## ALU
module ALU (
    input Clk,
    input Reset,
    input [7:0] operand_A, operand_B,
    input [3:0] Sel,
    output [7:0] Out,
    output [3:0] Flag);
make LEC_CHECK=0 CAP_MARGIN=40 CORE_ASPECT_RATIO=0.5 CORE_MARGIN=10 CORE_UTILIZATION=30 GPL_TIMING_DRIVEN=1 HOLD_SLACK_MARGIN=0.12 MAX_ROUTING_LAYER=met5 PLACE_DENSITY=0.65 SETUP_SLACK_MARGIN=-0.9 SLEW_MARGIN=20 TNS_END_PERCENT=20 finish   # period 17.0 ns
run.sh (not shown) runs the stock make flow with config.mk's settings and CLKGATE_MAP_FILE=.
Edit:
CAP_MARGIN = 20   (was 40)
CORE_ASPECT_RATIO = unset   (was 0.5)
CORE_UTILIZATION = 31   (was 30)
GPL_TIMING_DRIVEN = unset   (was 1)
HOLD_SLACK_MARGIN = unset   (was 0.12)
MAX_ROUTING_LAYER = unset   (was met5)
PLACE_DENSITY = unset   (was 0.65)
SETUP_SLACK_MARGIN = unset   (was -0.9)
TNS_END_PERCENT = 15   (was 20)
clock period = 13.5 ns   (was 17.0 ns; I/O delays follow)
The new run finished clean.
Hold slack got worse by 0.0036 ns.
Worst setup slack improved by 0.12 ns.
Final area came out higher by 7.9%.
Synthesized cell count stays the same.

---

Setup of job 5008:
Starting RTL as in the previous note.
clock: 17.0 ns
lec_check: 0
cap_margin: 10
core_margin: 2
core_utilization: 30
cts_cluster_diameter: 124
cts_cluster_size: 15
gpl_timing_driven: 0
max_routing_layer: met5
place_density_lb_addon: 0.07
slew_margin: 20
tns_end_percent: 20
Job 5008: full flow OK, the timing, design-rule and antenna checks passed
The following lists how job 3650 was set up differently from job 5008:
--- a/flow/config.mk
+++ b/flow/config.mk
@@ -8,10 +8,12 @@
 export CAP_MARGIN = 10
+export CELL_PAD_IN_SITES_GLOBAL_PLACEMENT = 2
 export CORE_MARGIN = 2
 export CORE_UTILIZATION = 30
-export CTS_CLUSTER_DIAMETER = 124
-export CTS_CLUSTER_SIZE = 15
+export CTS_CLUSTER_SIZE = 47
+export GPL_ROUTABILITY_DRIVEN = 1
 export GPL_TIMING_DRIVEN = 0
-export MAX_ROUTING_LAYER = met5
-export PLACE_DENSITY_LB_ADDON = 0.07
-export SLEW_MARGIN = 20
+export MAX_ROUTING_LAYER = met4
+export PLACE_DENSITY_LB_ADDON = 0.23
+export SETUP_SLACK_MARGIN = 4.75
+export SLEW_MARGIN = 25
 export TNS_END_PERCENT = 20
--- outcome ---
- Filler cell count in the final layout (job 3650 vs. job 5008) decreases slightly
- Between job 5008 and job 3650, the count of clock-buffer cells in the layout is higher for job 3650.
- Delta (job 3650 minus job 5008): global-route wire length before repair now sits lower; combinational fraction of design power now sits higher; number of buffer and inverter instances along the worst setup path now sits higher; global routing met3 resource utilization now sits at about the same level.
- Looking only at final period utilization, and setting everything else aside, the higher value of job 5008 and job 3650 goes to job 5008.
- Comparing job 5008 with job 3650, the average cell area after synthesis came out essentially unchanged.
- Compared to job 5008, the routing of job 3650 uses more wire.
- In the reports for job 5008 and job 3650, the larger count of instances resized after the clock tree is built belongs to job 3650.
- Fraction of area in registers for job 3650 is lower than for job 5008.
Edits applied to the flow inputs when going from job 3650 to job 5052:
==> flow/config.mk <==
export PLATFORM = sky130hd
export DESIGN_NAME = ALU
export DESIGN_NICKNAME = ALU
export VERILOG_FILES = /design/flow/design.v
export SDC_FILE = /design/flow/constraint.sdc
export NUM_CORES = 4
export LEC_CHECK = 0
export CAP_MARGIN = 20
export CELL_PAD_IN_SITES_GLOBAL_PLACEMENT = 2
export CORE_MARGIN = 2
export CORE_UTILIZATION = 40
export MIN_ROUTING_LAYER = met2
export SLEW_MARGIN = 20
==> flow/constraint.sdc <==
create_clock -name core_clock -period 15.4 [get_ports {Clk}]
set_input_delay 3.0800 -clock core_clock [delete_from_list [all_inputs] [get_ports {Clk}]]
set_output_delay 3.0800 -clock core_clock [all_outputs]
set_load 0.01 [all_outputs]
Results
Between job 5052 and job 3650, measured slew at the worst slew-check pin is lower for job 3650, job 5052 comes in above that. Worst hold slack: job 5052 vs job 3650 up 0.028 ns. Diff job 5052 and job 3650: met3 track demand over resource higher in job 5052. In job 5052, the internal power came out 0.0000025 W below the value in job 3650.
Edits applied to the flow inputs when going from job 5052 to job 9197:
--- a/flow/config.mk
+++ b/flow/config.mk
@@ -8,2 +8,3 @@
 export CAP_MARGIN = 20
+export CELL_PAD_IN_SITES_DETAIL_PLACEMENT = 1
 export CELL_PAD_IN_SITES_GLOBAL_PLACEMENT = 2
@@ -11,3 +12,8 @@
 export CORE_UTILIZATION = 40
+export CTS_CLUSTER_DIAMETER = 43
+export GPL_ROUTABILITY_DRIVEN = 0
+export MAX_ROUTING_LAYER = met4
 export MIN_ROUTING_LAYER = met2
+export PLACE_DENSITY_LB_ADDON = 0.12
 export SLEW_MARGIN = 20
+export TNS_END_PERCENT = 10
[summary]
Job 9197 ended with every stage complete and zero timing, DRC or antenna violations.
Required time at the worst-slack endpoint down 0.02 ns in job 9197 wrt job 5052
The placement-stage cell area was comparable across job 5052 and job 9197.
Minimum period implied by the final worst setup slack came out higher on job 9197 than on job 5052.
Job 9197 vs job 5052, number of antenna repair diodes went down by 1.
The capture point of the critical path comes out FlagCpy[0] in one run and Result[0] in the other, namely in job 5052 and job 9197 respectively.
Power and IR drop assume default switching activity.
